==> job 9106: inputs <==
## cordic
module cordic (
    input clk,
    input rst_n,
    input start,
    input [15:0] angle,
    output reg [15:0] cos,
    output reg [15:0] sin
);
Settings: LEC_CHECK=0, CAP_MARGIN=15, CELL_PAD_IN_SITES_DETAIL_PLACEMENT=0, CORE_ASPECT_RATIO=0.66, CORE_MARGIN=2, CORE_UTILIZATION=71, CTS_CLUSTER_DIAMETER=197, CTS_CLUSTER_SIZE=34, GPL_ROUTABILITY_DRIVEN=1, MAX_ROUTING_LAYER=met5, MIN_ROUTING_LAYER=met1, PLACE_DENSITY_LB_ADDON=0.0, SETUP_SLACK_MARGIN=1.16, SLEW_MARGIN=25; clock period 12.9 ns.
run.sh (not shown) runs the stock make flow with config.mk's settings and CLKGATE_MAP_FILE=.
==> job 9138: changes against job 9106 <==
- CORE_UTILIZATION: 71 -> 58
- CTS_CLUSTER_SIZE: 34 -> not set
- PLACE_DENSITY_LB_ADDON: 0.0 -> not set
==> flow/constraint.sdc (replaced) <==
create_clock -name core_clock -period 9.71 [get_ports {clk}]
set_input_delay 1.9420 -clock core_clock [delete_from_list [all_inputs] [get_ports {clk}]]
set_output_delay 1.9420 -clock core_clock [all_outputs]
set_load 0.01 [all_outputs]
==> qor summary <==
Outcome: job 9138 finished with violations; job 9106 finished with violations
Reasons for failing layout checks: job 9138 setup timing; job 9106 setup timing
Endpoints failing setup: job 9138 26; job 9106 8
ClkCell Share: job 9138 1.439%; job 9106 1.490%
Chip height: job 9138 145.0 um; job 9106 131.5 um
Capturing point of the worst reg2reg path: job 9138 sin[15]$_DFFE_PN0P_; job 9106 cos[15]$_DFFE_PN0P_
Launching element of the worst setup path: job 9138 state[0]$_DFF_PN0_; job 9106 state[1]$_DFF_PN0_
Combinational share of power: job 9138 76.3%; job 9106 73.9%
HPWL Detailed: job 9138 36.59 mm; job 9106 34.76 mm
Leakage power total: job 9138 10.69 nW; job 9106 10.46 nW
Grt met2 use: job 9138 45.22%; job 9106 57.26%
OpenROAD warning count: job 9138 38; job 9106 36
Net switching fraction of the power: job 9138 48.86%; job 9106 50.53%
Number of standard-cell rows in the floorplan: job 9138 51; job 9106 46
Post-route setup slack: job 9138 -4.767 ns; job 9106 -1.625 ns
Comb area: job 9138 0.01540 mm^2; job 9106 0.01513 mm^2
Cell internal pwr: job 9138 1.919 mW; job 9106 1.357 mW
Worst slew margin: job 9138 40.03%; job 9106 43.05%
Met3 routed WL: job 9138 3.449 mm; job 9106 4.346 mm
P_comb: job 9138 2.86 mW; job 9106 2.03 mW
Non-clock buffering overhead in the final layout: job 9138 10.77%; job 9106 9.103%
Critical hold path startpoint: job 9138 sampled_angle[14]$_DFFE_PN0P_; job 9106 sampled_angle[2]$_DFFE_PN0P_
PostCTS Resize Cnt: job 9138 98; job 9106 64
Layout fillers: job 9138 2260; job 9106 1378
Post-route clock period utilization: job 9138 149.1%; job 9106 112.6%
Average detailed-routed wire length per instance: job 9138 19.89 um; job 9106 20.97 um
Area enclosed by the die boundary: job 9138 0.03157 mm^2; job 9106 0.02592 mm^2
Post-DP Area: job 9138 0.01999 mm^2; job 9106 0.01938 mm^2

==> run a: inputs <==
==> flow/design.v <==
module fa(
    input a,
    input b,
    input cin,
    output s,
    output cout
);
    assign s = a ^ b  ^ cin;
    assign cout = (a & b) ^ (cin & (a ^ b));
endmodule
module ha(
    input a,
    input b,
    output s,
    output cout
);
    assign s = a ^ b;
    assign cout = a & b;
endmodule
module basic_unit_ha_and(
    input in_x,
    input in_a,
    input in_b,
    output s,
    output cout
);
    wire in_y;
    assign in_y = in_a & in_b;
    assign s = in_x ^ in_y;
    assign cout = in_x & in_y;
endmodule
module basic_unit_fa_and(
    input in_x,
    input in_a,
    input in_b,
    input cin,
    output s,
    output cout
);
    wire in_y;
    assign in_y = in_a & in_b;
    assign s = in_x ^ in_y ^ cin;
    assign cout = (in_x & in_y) ^ (cin & (in_x ^ in_y));
endmodule
module adder_16bit(
    input   [15:0] a,
    input   [15:0] b,
    output  [15:0] out
);
    wire [15:0] s;
    wire [15:0] cout;
    ha i_ha_0 (.a(a[0]), .b(b[0]), .s(s[0]), .cout(cout[0]));
    generate 
        genvar i_adder;
        for(i_adder=1; i_adder<16; i_adder=i_adder+1) begin: adder_for_bits
            fa i_fa (.a(a[i_adder]), .b(b[i_adder]), .cin(cout[i_adder-1]), .s(s[i_adder]), .cout(cout[i_adder]));
        end
    endgenerate
    assign out[15:0] = s[15:0];
endmodule
module lut(
    input [3:0] index,
    output reg [15:0] ei_radian,
    output reg [15:0] tanei
);
    always@(*)
    begin
        case(index)
        4'b0000: begin
            ei_radian = 16'b0000000000000000;
            tanei = 16'h0000;
        end
        4'b0001: begin
            ei_radian = 16'b0110010010000111;
            tanei = 16'h8000;
        end
        4'b0010: begin
            ei_radian = 16'b0011101101011000;
            tanei = 16'h4000;
        end
        4'b0011: begin
            ei_radian = 16'b0001111101011011;
            tanei = 16'h2000;
        end
        4'b0100: begin
            ei_radian = 16'b0000111111101010;
            tanei = 16'h1000;
        end
        4'b0101: begin
            ei_radian = 16'b0000011111111101;
            tanei = 16'h0800;
        end
        4'b0110: begin
            ei_radian = 16'b0000001111111111;
            tanei = 16'h0400;
        end
        4'b0111: begin
            ei_radian = 16'b0000000111111111;
            tanei = 16'h0200;
        end
        4'b1000: begin
            ei_radian = 16'b0000000011111111;
            tanei = 16'h0100;
        end
        4'b1001: begin
            ei_radian = 16'b0000000001111111;
            tanei = 16'h0080;
        end
        4'b1010: begin
            ei_radian = 16'b0000000000111111;
            tanei = 16'h0040;
        end
        4'b1011: begin
            ei_radian = 16'b0000000000011111;
            tanei = 16'h0020;
        end
        4'b1100: begin
            ei_radian = 16'b0000000000001111;
            tanei = 16'h0010;
        end
        4'b1101: begin
            ei_radian = 16'b0000000000000111;
            tanei = 16'h0008;
        end
        4'b1110: begin
            ei_radian = 16'b0000000000000011;
            tanei = 16'h0004;
        end
        4'b1110: begin
            ei_radian = 16'b0000000000000001;
            tanei = 16'h0002;
        end
        default: begin
            ei_radian = 16'b0000000000000000;
            tanei = 16'h0000;
        end
        endcase
    end
endmodule
module add_or_sub_unit(
    input neg,
    input [15:0] ei_radian,
    input [15:0] inner_angle,
    output [15:0] new_inner_angle
);
    wire [15:0] signed_ei_radian;
    assign signed_ei_radian = neg ? {{~{ei_radian}+1}} : ei_radian;
    adder_16bit i_adder_16b_0 (.a(signed_ei_radian), .b(inner_angle), .out(new_inner_angle));
endmodule
module unsigned_unit_first_line(
    input [15:0] in_a,
    input  in_b,
    output [15:0] s
);
    generate
        genvar i_and;
        for(i_and=0;i_and<16;i_and=i_and+1) begin: unsigned_unit_second_line_generate
            assign s[i_and] = in_a[i_and] & in_b;
        end
    endgenerate
endmodule
module unsigned_unit_second_line(
    input [15:0] in_x,
    input [15:0] in_a,
    input  in_b,
    output [15:0] s,
    output [15:0] cout
);
    generate
        genvar i_buh;
        for(i_buh=0;i_buh<16;i_buh=i_buh+1) begin: unsigned_unit_second_line_generate
            basic_unit_ha_and   i_buha  (.in_x(in_x[i_buh]), .in_a(in_a[i_buh]), .in_b(in_b), .s(s[i_buh]), .cout(cout[i_buh]));
        end
    endgenerate
endmodule
module unsigned_unit_line(
    input [15:0] in_x,
    input [15:0] in_a,
    input  in_b,
    input [15:0] cin,
    output [15:0] s,
    output [15:0] cout
);
    generate
        genvar i_buf;
        for(i_buf=0;i_buf<16;i_buf=i_buf+1) begin: unsigned_unit_second_line_generate
            basic_unit_fa_and   i_bufa  (.in_x(in_x[i_buf]), .in_a(in_a[i_buf]), .in_b(in_b), .cin(cin[i_buf]), .s(s[i_buf]), .cout(cout[i_buf]));
        end
    endgenerate
endmodule
module multiply_and_add_unit(
    input [15:0] in,
    input [15:0] a,
    input [15:0] b,
    input neg,
    output [15:0] out
);
    wire [15:0] s_line [15:0];
    wire [15:0] cout_line [15:1];
    unsigned_unit_first_line    i_bul_0 (.in_a(a), .in_b(b[0]), .s(s_line[0]));
    unsigned_unit_second_line   i_bul_1 (.in_x({1'b0, s_line[0][15:1]}), .in_a(a), .in_b(b[1]), .s(s_line[1]), .cout(cout_line[1]));
    unsigned_unit_line          i_bul_2 (.in_x({1'b0, s_line[1][15:1]}), .in_a(a), .in_b(b[2]), .cin(cout_line[1]), .s(s_line[2]), .cout(cout_line[2]));
    generate
        genvar i_bul_mac;
        for(i_bul_mac=2;i_bul_mac<16;i_bul_mac=i_bul_mac+1) begin: unsigned_unit_line_generate
            unsigned_unit_line  i_bul_mac_unit (.in_x({1'b0, s_line[i_bul_mac-1][15:1]}), .in_a(a), .in_b(b[i_bul_mac]), .cin(cout_line[i_bul_mac-1]), .s(s_line[i_bul_mac]), .cout(cout_line[i_bul_mac]));
        end
    endgenerate
    wire [31:0] product_32b;
    generate
        genvar i_s;
        for(i_s=0;i_s<16;i_s=i_s+1) begin: unsigned_output_low_generate
            assign product_32b[i_s] = s_line[i_s][0];
        end
    endgenerate
    adder_16bit i_adder_16b_0 (.a({s_line[15][15:0]}), .b(cout_line[15]), .out(product_32b[31:16]));
    wire [15:0] pos_or_neg;
    assign pos_or_neg = neg ? {{~{product_32b[31:16]}+1}} : {product_32b[31:16]};
    adder_16bit i_adder_16b_1 (.a(in), .b(pos_or_neg), .out(out));
endmodule
module cordic (
    input clk,
    input rst_n,
    input start,
    input [15:0] angle,
    output reg [15:0] cos,
    output reg [15:0] sin
);
    reg [15:0] sampled_angle;
    reg [15:0] inner_angle;
    reg working;
    reg [3:0] state;
    wire [15:0] ei_radian;
    wire [15:0] tanei;
    wire [15:0] new_inner_angle;
    wire [15:0] new_sin;
    wire [15:0] new_cos;
    wire neg;
    always@(posedge clk or negedge rst_n) begin
        if (!rst_n == 1'b1) begin
            sampled_angle <= 16'b0;
        end
        else begin
            if (start == 1'b1) begin
                sampled_angle <= angle;
            end
            else begin
                sampled_angle <= sampled_angle;
            end
        end
    end
    always@(posedge clk or negedge rst_n) begin
        if (!rst_n == 1'b1) begin
            inner_angle <= 16'b0;
        end
        else begin
            if (start == 1'b1) begin
                inner_angle <= 16'b0;
            end
            else begin
                inner_angle <= new_inner_angle;
            end
        end
    end
    always@(posedge clk or negedge rst_n) begin
        if (!rst_n == 1'b1) begin
            working <= 1'b0;
        end
        else begin
            if (start == 1'b1) begin
                working <= 1'b1;
            end
            else begin
                if (state == 4'b1111) begin
                    working <= 1'b0;
                end
                else begin
                    working <= working;
                end
            end
        end
    end
    always@(posedge clk or negedge rst_n) begin
        if (!rst_n == 1'b1) begin
            state <= 4'b0;
        end
        else begin
            if (start == 1'b1) begin
                state <= 4'b0;
            end
            else begin
                if (working == 1'b0) begin
                    state <= 4'b0;
                end
                else begin
                    state <= state + 1;
                end
            end
        end
    end
    always@(posedge clk or negedge rst_n) begin
        if (!rst_n == 1'b1) begin
            sin <= 16'b0;
        end
        else begin
            if (start == 1'b1) begin
                sin <= 16'b0;
            end
            else begin
                if (working == 1'b0) begin
                    sin <= sin;
                end
                else begin
                    sin <= new_sin;
                end
            end
        end
    end
    always@(posedge clk or negedge rst_n) begin
        if (!rst_n == 1'b1) begin
            cos <= 16'b0;
        end
        else begin
            if (start == 1'b1) begin
                cos <= 16'b0100110110111010;
            end
            else begin
                if (working == 1'b0) begin
                    cos <= cos;
                end
                else begin
                    cos <= new_cos;
                end
            end
        end
    end
    lut i_lut_0 (.index(state), .ei_radian(ei_radian),  .tanei(tanei));
    assign neg = (inner_angle <= sampled_angle) ? 0 : 1;
    add_or_sub_unit i_aoru (.neg(neg), .ei_radian(ei_radian), .inner_angle(inner_angle), .new_inner_angle(new_inner_angle));
    multiply_and_add_unit i_mac_cos (.in(cos), .a(tanei), .b(sin), .neg(~neg), .out(new_cos));
    multiply_and_add_unit i_mac_sin (.in(sin), .a(tanei), .b(cos), .neg(neg), .out(new_sin));
endmodule
==> flow/run.sh <==
#!/bin/bash
# the make line also repeats each setting of config.mk as NAME=value (left out here)
make -C /OpenROAD-flow-scripts/flow DESIGN_CONFIG=/design/flow/config.mk WORK_HOME=/design/flow/orfs CLKGATE_MAP_FILE= finish
==> flow/config.mk <==
export PLATFORM = sky130hd
export DESIGN_NAME = cordic
export DESIGN_NICKNAME = cordic
export VERILOG_FILES = /design/flow/design.v
export SDC_FILE = /design/flow/constraint.sdc
export NUM_CORES = 4
export LEC_CHECK = 0
export ABC_AREA = 1
export CAP_MARGIN = 20
export CORE_MARGIN = 2
export CORE_UTILIZATION = 72
export CTS_CLUSTER_DIAMETER = 348
export CTS_CLUSTER_SIZE = 100
export PLACE_DENSITY = 0.37
export SLEW_MARGIN = 20
export TNS_END_PERCENT = 10
==> flow/constraint.sdc <==
create_clock -name core_clock -period 10.0 [get_ports {clk}]
set_input_delay 2.0000 -clock core_clock [delete_from_list [all_inputs] [get_ports {clk}]]
set_output_delay 2.0000 -clock core_clock [all_outputs]
set_load 0.01 [all_outputs]
==> inputs of run b, as changes to run a <==
ABC_AREA = not set   (was 1)
CORE_UTILIZATION = 18   (was 72)
CTS_CLUSTER_DIAMETER = not set   (was 348)
CTS_CLUSTER_SIZE = not set   (was 100)
PLACE_DENSITY = not set   (was 0.37)
TNS_END_PERCENT = not set   (was 10)
==> flow/constraint.sdc (replaced) <==
create_clock -name core_clock -period 15.5 [get_ports {clk}]
set_input_delay 3.1000 -clock core_clock [delete_from_list [all_inputs] [get_ports {clk}]]
set_output_delay 3.1000 -clock core_clock [all_outputs]
set_load 0.01 [all_outputs]
==> results <==
quantity                                                            run b                     run a
Chip Area                                                      99620 um^2                24150 um^2
Combinational cell power                                          1.32 mW                   2.63 mW
Post-layout min period                                           15000 ps                  14320 ps
Summed instance area of the synthesized netlist                17480 um^2                16510 um^2
Number of iterations in the first detailed-routing pass                 4                         8
Floorplan die height                                             315.6 um                  155.4 um
Share of the yosys chip area belonging to registers               0.09878                    0.1046
Sequential power                                                 0.409 mW                  0.460 mW
WL per Instance                                                  13.87 um                  19.13 um
Routed metal-1 wirelength                                        18300 um                  16140 um
Length of routed met3 wiring                                       899 um                   3128 um
Worst hold endpoint                                      sampled_angle[1]          sampled_angle[0]
Outcome                                          timing/DRC/antenna clean  finished with violations
Layout check failures                                                   -      negative setup slack
Switching power as a share of total power                          0.5034                    0.5038
Share of the core filled with cells in the final layout            0.2061                    0.8582
Met1 Track Usage GR                                                0.1097                    0.4931
Power is estimated from default activity; no workload was simulated.
